==> flow/design.v (excerpt) <==
module alu_top(clk, a, b, op, out, carry_out, over_flow, zero);
Size in the first run: about 640 cells after synthesis, ~6200 sq um of cells after synthesis.
Settings: LEC_CHECK=0, ABC_AREA=0, CAP_MARGIN=20, CELL_PAD_IN_SITES_DETAIL_PLACEMENT=0, CELL_PAD_IN_SITES_GLOBAL_PLACEMENT=0, CORE_ASPECT_RATIO=1.76, CORE_MARGIN=8, CORE_UTILIZATION=36, CTS_CLUSTER_DIAMETER=397, CTS_CLUSTER_SIZE=20, GPL_ROUTABILITY_DRIVEN=0, MAX_ROUTING_LAYER=met4, PLACE_DENSITY=0.54, SETUP_SLACK_MARGIN=-0.23, SLEW_MARGIN=20, TNS_END_PERCENT=50; clock period 14.1 ns.
run.sh (not shown) runs the stock make flow with config.mk's settings and CLKGATE_MAP_FILE=.
Edit:
- CELL_PAD_IN_SITES_GLOBAL_PLACEMENT: 0 -> 3
- CORE_ASPECT_RATIO: 1.76 -> 0.99
- CORE_UTILIZATION: 36 -> 60
- SETUP_SLACK_MARGIN: -0.23 -> 2.4
- clock period: 14.1 -> 11.3 ns (I/O delays scaled with it)
- Now the flow failed in global placement without I/O (3_1_place_gp_skip_io) on GPL-0301
- synthesized cell count stays the same
- area after synthesis stays the same
- die size shrinks by 37%
Edit:
- CELL_PAD_IN_SITES_GLOBAL_PLACEMENT: 3 -> 0
- CORE_ASPECT_RATIO: 0.99 -> 1.76
- CORE_MARGIN: 8 -> 2
- CORE_UTILIZATION: 60 -> 72
- CTS_CLUSTER_DIAMETER: 397 -> 139
- PLACE_DENSITY: 0.54 -> default
- PLACE_DENSITY_LB_ADDON: default -> 0.16
- SETUP_SLACK_MARGIN: 2.4 -> -0.37
- clock period: 11.3 -> 13.5 ns (I/O delays scaled with it)
=> This time the run stopped in global routing (5_1_grt) with GRT-0232; synthesized area stays the same; synthesized cell count stays the same; die area decreases by 32%.
Edit:
- ABC_AREA: 0 -> default
- CELL_PAD_IN_SITES_DETAIL_PLACEMENT: 0 -> default
- CELL_PAD_IN_SITES_GLOBAL_PLACEMENT: 0 -> default
- CORE_ASPECT_RATIO: 1.76 -> default
- CORE_UTILIZATION: 72 -> 58
- CTS_CLUSTER_DIAMETER: 139 -> default
- CTS_CLUSTER_SIZE: 20 -> default
- GPL_ROUTABILITY_DRIVEN: 0 -> default
- MAX_ROUTING_LAYER: met4 -> default
- PLACE_DENSITY_LB_ADDON: 0.16 -> default
- SETUP_SLACK_MARGIN: -0.37 -> default
- TNS_END_PERCENT: 50 -> default
- clock period: 13.5 -> 7.88 ns (I/O delays scaled with it)
Outcome:
- This time the run finished but failed the layout checks on setup timing
- synthesized cell count stays the same
- synthesized area is unchanged
- die area went up by about 23%
Edit:
- ABC_AREA: default -> 1
- CTS_CLUSTER_DIAMETER: default -> 218
- SETUP_SLACK_MARGIN: default -> -0.72
=> The new run completed and failed the layout checks on setup timing. Clock-buffer cell count shrinks by 2. Core utilization drops by 1.4 points. Global-route usage went down by 2.9 points. Worst setup slack improves by 0.53 ns. Clock skew grows by 0.0055 ns. Critical path depth goes up by 3. Cell area falls by a few percent. Power goes down by a few percent. Via count goes down by a few percent. Maximum frequency rises by a few percent.
Edit:
- ABC_AREA: 1 -> default
- CORE_UTILIZATION: 58 -> 40
- CTS_CLUSTER_DIAMETER: 218 -> default
- SETUP_SLACK_MARGIN: -0.72 -> default
- clock period: 7.88 -> 14.5 ns (I/O delays scaled with it)
=> The changed run produced a clean layout; final area increases slightly; maximum frequency decreases by roughly a tenth; total power decreases by well over a third; count of clock-buffer cells in the layout increases by 5; sequential cell count does not change; clock power decreases by well over a third; setup slack gains 5.3 ns.

* * *

alu_top again, from the RTL that the note above started with.
// alu_top
module alu_top(clk, a, b, op, out, carry_out, over_flow, zero);
clock: 11.7 ns
lec_check: 0
abc_area: 1
cap_margin: 35
core_margin: 2
core_utilization: 72
cts_cluster_diameter: 380
cts_cluster_size: 16
place_density_lb_addon: 0.2
setup_slack_margin: -0.85
slew_margin: 20
The first run reached the layout checks and failed them: negative setup slack.
Change:
- CORE_UTILIZATION: 72 -> 70
- CTS_CLUSTER_DIAMETER: 380 -> default
- CTS_CLUSTER_SIZE: 16 -> 15
- PLACE_DENSITY_LB_ADDON: 0.2 -> 0.25
- SETUP_SLACK_MARGIN: -0.85 -> default
- clock period: 11.7 -> 12.4 ns (I/O delays scaled with it)
The changed run failed in global routing.
Area after synthesis stays the same.
Synthesized cell count does not change.
Die area climbs by 2.7%.
Change:
- CORE_UTILIZATION: 70 -> 58
- PLACE_DENSITY_LB_ADDON: 0.25 -> default
- clock period: 12.4 -> 7.88 ns (I/O delays scaled with it)
The new run ran to the end with violations: negative setup slack.
Die area is higher by 20%.
Synthesized cell count stays the same.
Synthesized area is unchanged.
Change:
- ABC_AREA: 1 -> 0
- CORE_UTILIZATION: 58 -> 66
- clock period: 7.88 -> 12.4 ns (I/O delays scaled with it)
The new run completed and failed the layout checks on negative setup slack.
Fmax went down by about 5.4%.
Via count went up by about 13%.
Clock skew went up by 0.0064 ns.
First-iteration DRC count went up by about 100%.
Die area went down by 8.7%.
Sequential cell count does not change.
Change:
- ABC_AREA: 0 -> 1
- CAP_MARGIN: 35 -> 0
- CELL_PAD_IN_SITES_DETAIL_PLACEMENT: default -> 0
- CELL_PAD_IN_SITES_GLOBAL_PLACEMENT: default -> 0
- CORE_ASPECT_RATIO: default -> 1.03
- CORE_UTILIZATION: 66 -> 72
- CTS_CLUSTER_DIAMETER: default -> 397
- CTS_CLUSTER_SIZE: 15 -> 20
- GPL_ROUTABILITY_DRIVEN: default -> 0
- MAX_ROUTING_LAYER: default -> met4
- PLACE_DENSITY_LB_ADDON: default -> 0.16
- SETUP_SLACK_MARGIN: default -> -0.37
- TNS_END_PERCENT: default -> 50
This time the run aborted during global routing with GRT-0116.
Die size went down by 11%.
Synthesized cell count went up by 7.6%.
Synthesized area went down by 3.4%.
Change:
- CAP_MARGIN: 0 -> 10
- CORE_ASPECT_RATIO: 1.03 -> 0.99
- HOLD_SLACK_MARGIN: default -> -0.08
- PLACE_DENSITY: default -> 0.67
- PLACE_DENSITY_LB_ADDON: 0.16 -> default
- SETUP_SLACK_MARGIN: -0.37 -> -0.48
- clock period: 12.4 -> 7.07 ns (I/O delays scaled with it)
Outcome: The new run finished but fails on negative setup slack; synthesized area does not change; synthesized cell count is unchanged; die area hardly moves.

* * *

The RTL this note starts from:
==> flow/design.v <==
module alu_top(clk, a, b, op, out, carry_out, over_flow, zero);
input clk;
input [31:0] a, b;
input [2:0] op;
output reg [31:0] out;
output reg carry_out, over_flow, zero;
reg [31:0] a_r, b_r;
reg [2:0] op_r;
wire [31:0] alu_out;
wire alu_carry_out, alu_over_flow, alu_zero;
ALU alu_core(a_r, b_r, op_r, alu_out, alu_carry_out, alu_over_flow, alu_zero);
always @(posedge clk) begin
	a_r <= a;
	b_r <= b;
	op_r <= op;
	out <= alu_out;
	carry_out <= alu_carry_out;
	over_flow <= alu_over_flow;
	zero <= alu_zero;
end
endmodule

module xorgate(a, b, out);
output[31:0] out;
input wire[31:0] a, b;
generate  
genvar index;
for (index = 0; index<32; index = index + 1)
	begin: xorgen
		xor xor1(out[index], a[index], b[index]);
	end
endgenerate
endmodule
module andgate(a, b, out);
output[31:0] out;
input[31:0] a, b;
generate  
genvar index;
for (index = 0; index<32; index = index + 1)
	begin: andgen
		and and1(out[index], a[index], b[index]);  
	end
endgenerate
endmodule
module orgate(a, b, out);
output[31:0] out;
input[31:0] a, b;
generate  
genvar index;
for (index = 0; index<32; index = index + 1)
	begin: orgen
		or or1(out[index], a[index], b[index]);
	end
endgenerate
endmodule
module adder(sum, carryout, a, b, carryin);
output sum, carryout;
input a, b, carryin;
xor sumbit(sum, a, b, carryin);
and bc(b_c, b, carryin);
and ac(a_c, a, carryin);
and ab(a_b, a, b);
or cout(carryout, b_c, a_c, a_b);
endmodule
module adder32Bit(addo, carryout, over_flow, A, B, carry_in);
output[31:0] addo;  
output carryout;  
output over_flow;  
input[31:0] A;  
input[31:0] B;  
input carry_in;
wire[31:0] carry_oarray;
adder adder_init (addo[0], carry_oarray[0], A[0], B[0], carry_in);
adder adder1 (addo[1], carry_oarray[1], A[1], B[1], carry_oarray[0]);
generate  
genvar index;
for (index = 2; index<32; index = index + 1)
	begin: add32b
	adder addergen (addo[index], carry_oarray[index], A[index], B[index], carry_oarray[index-1]);
	end
endgenerate
assign carryout = carry_oarray[31];
wire abxor, abcoutxor;
xor xor1(abxor, A[31], B[31]);
xor xor2(abcoutxor, carryout, abxor);
xor xor3(over_flow, addo[31], abcoutxor);
endmodule 
module slt(sum, overflow, slto);
input[31:0] sum;
input overflow;
output slto;
xor slt_xor(slto, sum[31], overflow);
endmodule
module structuralMultiplexer(out, mux_command, ando, oro, xoro, addo, slto);
output[31:0] out;
input[2:0] mux_command;  
input[31:0] ando;  
input[31:0] oro;  
input[31:0] xoro;  
input[31:0] addo;  
input slto;  
wire[2:0] inv_command;
wire[31:0] enableand, enableor, enablexor, enableadd;  
wire enableslt;  
not notCommand0(inv_command[0], mux_command[0]);  
not notCommand1(inv_command[1], mux_command[1]);
not notCommand2(inv_command[2], mux_command[2]);
and slt_and(enableslt, slto, inv_command[2], mux_command[1], inv_command[0]);
generate
genvar index;
for (index = 0; index<32; index = index + 1)
	begin: muxgen 
		and ando_and(enableand[index], ando[index], inv_command[2], mux_command[1], mux_command[0]);  
		and oro_and(enableor[index], oro[index], mux_command[2], inv_command[1], inv_command[0]);  
		and xoro_and(enablexor[index], xoro[index], inv_command[2], inv_command[1], mux_command[0]);  
		and addo_and(enableadd[index], addo[index], inv_command[2], inv_command[1], inv_command[0]);  
		or or1(out[index], enableand[index],  enableor[index], enablexor[index], enableadd[index], enableslt);  
	end
endgenerate
endmodule
module LUT(mux_command, a_inv, b_inv, carry_in, allow_overflow, addr);
output reg[2:0] mux_command;
output reg a_inv;
output reg b_inv;
output reg carry_in;
output reg allow_overflow;
input[2:0] addr;
always @ (addr) begin
	case(addr)
	3'd0: begin mux_command = 3'b000; a_inv = 0; b_inv = 0; carry_in = 0; allow_overflow = 1; end  
	3'd1: begin mux_command = 3'b000; a_inv = 0; b_inv = 1; carry_in = 1; allow_overflow = 1; end  
	3'd2: begin mux_command = 3'b001; a_inv = 0; b_inv = 0; carry_in = 0; allow_overflow = 1; end  
	3'd3: begin mux_command = 3'b010; a_inv = 0; b_inv = 1; carry_in = 1; allow_overflow = 0; end  
	3'd4: begin mux_command = 3'b011; a_inv = 0; b_inv = 0; carry_in = 0; allow_overflow = 1; end  
	3'd6: begin mux_command = 3'b011; a_inv = 1; b_inv = 1; carry_in = 0; allow_overflow = 1; end  
	3'd7: begin mux_command = 3'b100; a_inv = 0; b_inv = 0; carry_in = 0; allow_overflow = 1; end  
	3'd5: begin mux_command = 3'b100; a_inv = 1; b_inv = 1; carry_in = 0; allow_overflow = 1; end  
default: $display("Please check inputs");
endcase
end
endmodule
module ALU(a, b, addr, out, carry_out, over_flow, zero);
input[31:0] a, b;
input[2:0] addr;  
output[31:0] out;
output carry_out, over_flow, zero;
wire carry_in, b_inv;  
wire a_inv, allow_overflow;  
wire[2:0] mux_command;
wire[31:0] A, B;  
wire[31:0] addo, xoro, ando, oro;
wire slto;
LUT lookuptable(mux_command, a_inv, b_inv, carry_in, allow_overflow, addr);
generate
genvar index;
for (index = 0; index<32; index = index + 1)
	begin: abinv_gen
		xor a_invgen(A[index], a[index], a_inv);  
		xor b_invgen(B[index], b[index], b_inv);  
	end
endgenerate
andgate and_gate(A, B, ando);  
orgate or_gate(A, B, oro);  
xorgate xor_gate(A, B, xoro);  
adder32Bit add_gate(addo, carry_out, over_flow, A, B, carry_in);  
slt slt_gate(addo, over_flow, slto);
and allowoverflow_and(overflow, over_flow, allow_overflow);
structuralMultiplexer mux_structure(out, mux_command, ando, oro, xoro, addo, slto);
wire[31:0] equal;
generate  
genvar index1;
for (index1 = 0; index1 <32; index1 = index1+1)begin
                nor nor1(equal[index1], out[index1], 0);
end
endgenerate
and and1(zero, equal[0], equal[1], equal[2], equal[3],equal[4],equal[5],equal[6],equal[7],equal[8],equal[9],equal[10],equal[11],equal[12],equal[13],equal[14],equal[15],equal[16],equal[17],equal[18],equal[19],equal[20],equal[21],equal[22],equal[23],equal[24],equal[25],equal[26],equal[27],equal[28],equal[29],equal[30],equal[31]);
endmodule
Settings: LEC_CHECK=0, ABC_AREA=0, CAP_MARGIN=15, CELL_PAD_IN_SITES_DETAIL_PLACEMENT=1, CORE_ASPECT_RATIO=1.15, CORE_MARGIN=7, CORE_UTILIZATION=71, CTS_CLUSTER_DIAMETER=145, CTS_CLUSTER_SIZE=82, GPL_ROUTABILITY_DRIVEN=1, GPL_TIMING_DRIVEN=0, MAX_ROUTING_LAYER=met4, PLACE_DENSITY_LB_ADDON=0.07, SLEW_MARGIN=20, TNS_END_PERCENT=5; clock period 23.6 ns.
The starting point did not get past 3_5_place_dp on DPL-0033.
Rerun with:
ABC_AREA = 1   (was 0)
CAP_MARGIN = 20   (was 15)
CELL_PAD_IN_SITES_DETAIL_PLACEMENT = default   (was 1)
CTS_CLUSTER_DIAMETER = 328   (was 145)
GPL_ROUTABILITY_DRIVEN = default   (was 1)
MAX_ROUTING_LAYER = default   (was met4)
PLACE_DENSITY_LB_ADDON = default   (was 0.07)
Result: The changed run finished with timing, DRC and antenna clean. Die area shrinks by 3.0%. Synthesized area shrinks by about 3.4%. Synthesized cell count grows by 7.6%.

* * *

RTL: the design.v shown in full above, as it stands there.
==> flow/config.mk <==
export PLATFORM = sky130hd
export DESIGN_NAME = alu_top
export DESIGN_NICKNAME = alu_top
export VERILOG_FILES = /design/flow/design.v
export SDC_FILE = /design/flow/constraint.sdc
export NUM_CORES = 4
export LEC_CHECK = 0
export ABC_AREA = 1
export CAP_MARGIN = 35
export CORE_MARGIN = 2
export CORE_UTILIZATION = 72
export CTS_CLUSTER_DIAMETER = 373
export CTS_CLUSTER_SIZE = 15
export HOLD_SLACK_MARGIN = 0.26
export PLACE_DENSITY = 0.8
export SLEW_MARGIN = 20
==> flow/constraint.sdc <==
create_clock -name core_clock -period 13.1 [get_ports {clk}]
set_input_delay 2.6200 -clock core_clock [delete_from_list [all_inputs] [get_ports {clk}]]
set_output_delay 2.6200 -clock core_clock [all_outputs]
set_load 0.01 [all_outputs]
The baseline finished but failed the layout checks on negative setup slack.
Next try:
CORE_UTILIZATION = 70   (was 72)
HOLD_SLACK_MARGIN = not set   (was 0.26)
clock period = 11.4 ns   (was 13.1 ns; I/O delays follow)
What happened: The new run completed and failed the layout checks on negative setup slack. Non-clock buffer count goes up by 14. Final cell count goes up by 1.4%. Count of clock-buffer cells in the layout goes down by 1. Sequential power goes up by 15%. Combinational power goes up by 22%. Worst setup slack gets worse by 1.8 ns.
Next try:
ABC_AREA = not set   (was 1)
CAP_MARGIN = 20   (was 35)
CORE_UTILIZATION = 40   (was 70)
CTS_CLUSTER_DIAMETER = not set   (was 373)
CTS_CLUSTER_SIZE = not set   (was 15)
PLACE_DENSITY = not set   (was 0.8)
clock period = 21.7 ns   (was 11.4 ns; I/O delays follow)
Result: The new run completed with no timing, DRC or antenna violations. Synthesized cell count came out lower by a little under a tenth. Count of clock-buffer cells in the layout came out higher by 1. Clock power came out lower by a quarter to a third. Via count came out lower by about a fifth.
Next try:
CORE_UTILIZATION = 70   (was 40)
CTS_CLUSTER_DIAMETER = 100   (was not set)
SETUP_SLACK_MARGIN = 1.0   (was not set)
clock period = 7.16 ns   (was 21.7 ns; I/O delays follow)
With this change the flow aborted during global routing on GRT-0232.
Synthesized area is unchanged.
Die area went down by 42%.
Synthesized cell count stays the same.
Next try:
CORE_UTILIZATION = 59   (was 70)
CTS_CLUSTER_DIAMETER = not set   (was 100)
SETUP_SLACK_MARGIN = not set   (was 1.0)
clock period = 11.2 ns   (was 7.16 ns; I/O delays follow)
=>
- The new run finished but failed the layout checks on negative setup slack
- area after synthesis stays the same
- die area climbs by 18%
- synthesized cell count is unchanged
Power figures rest on the tool's default switching activity, not on a simulated workload.
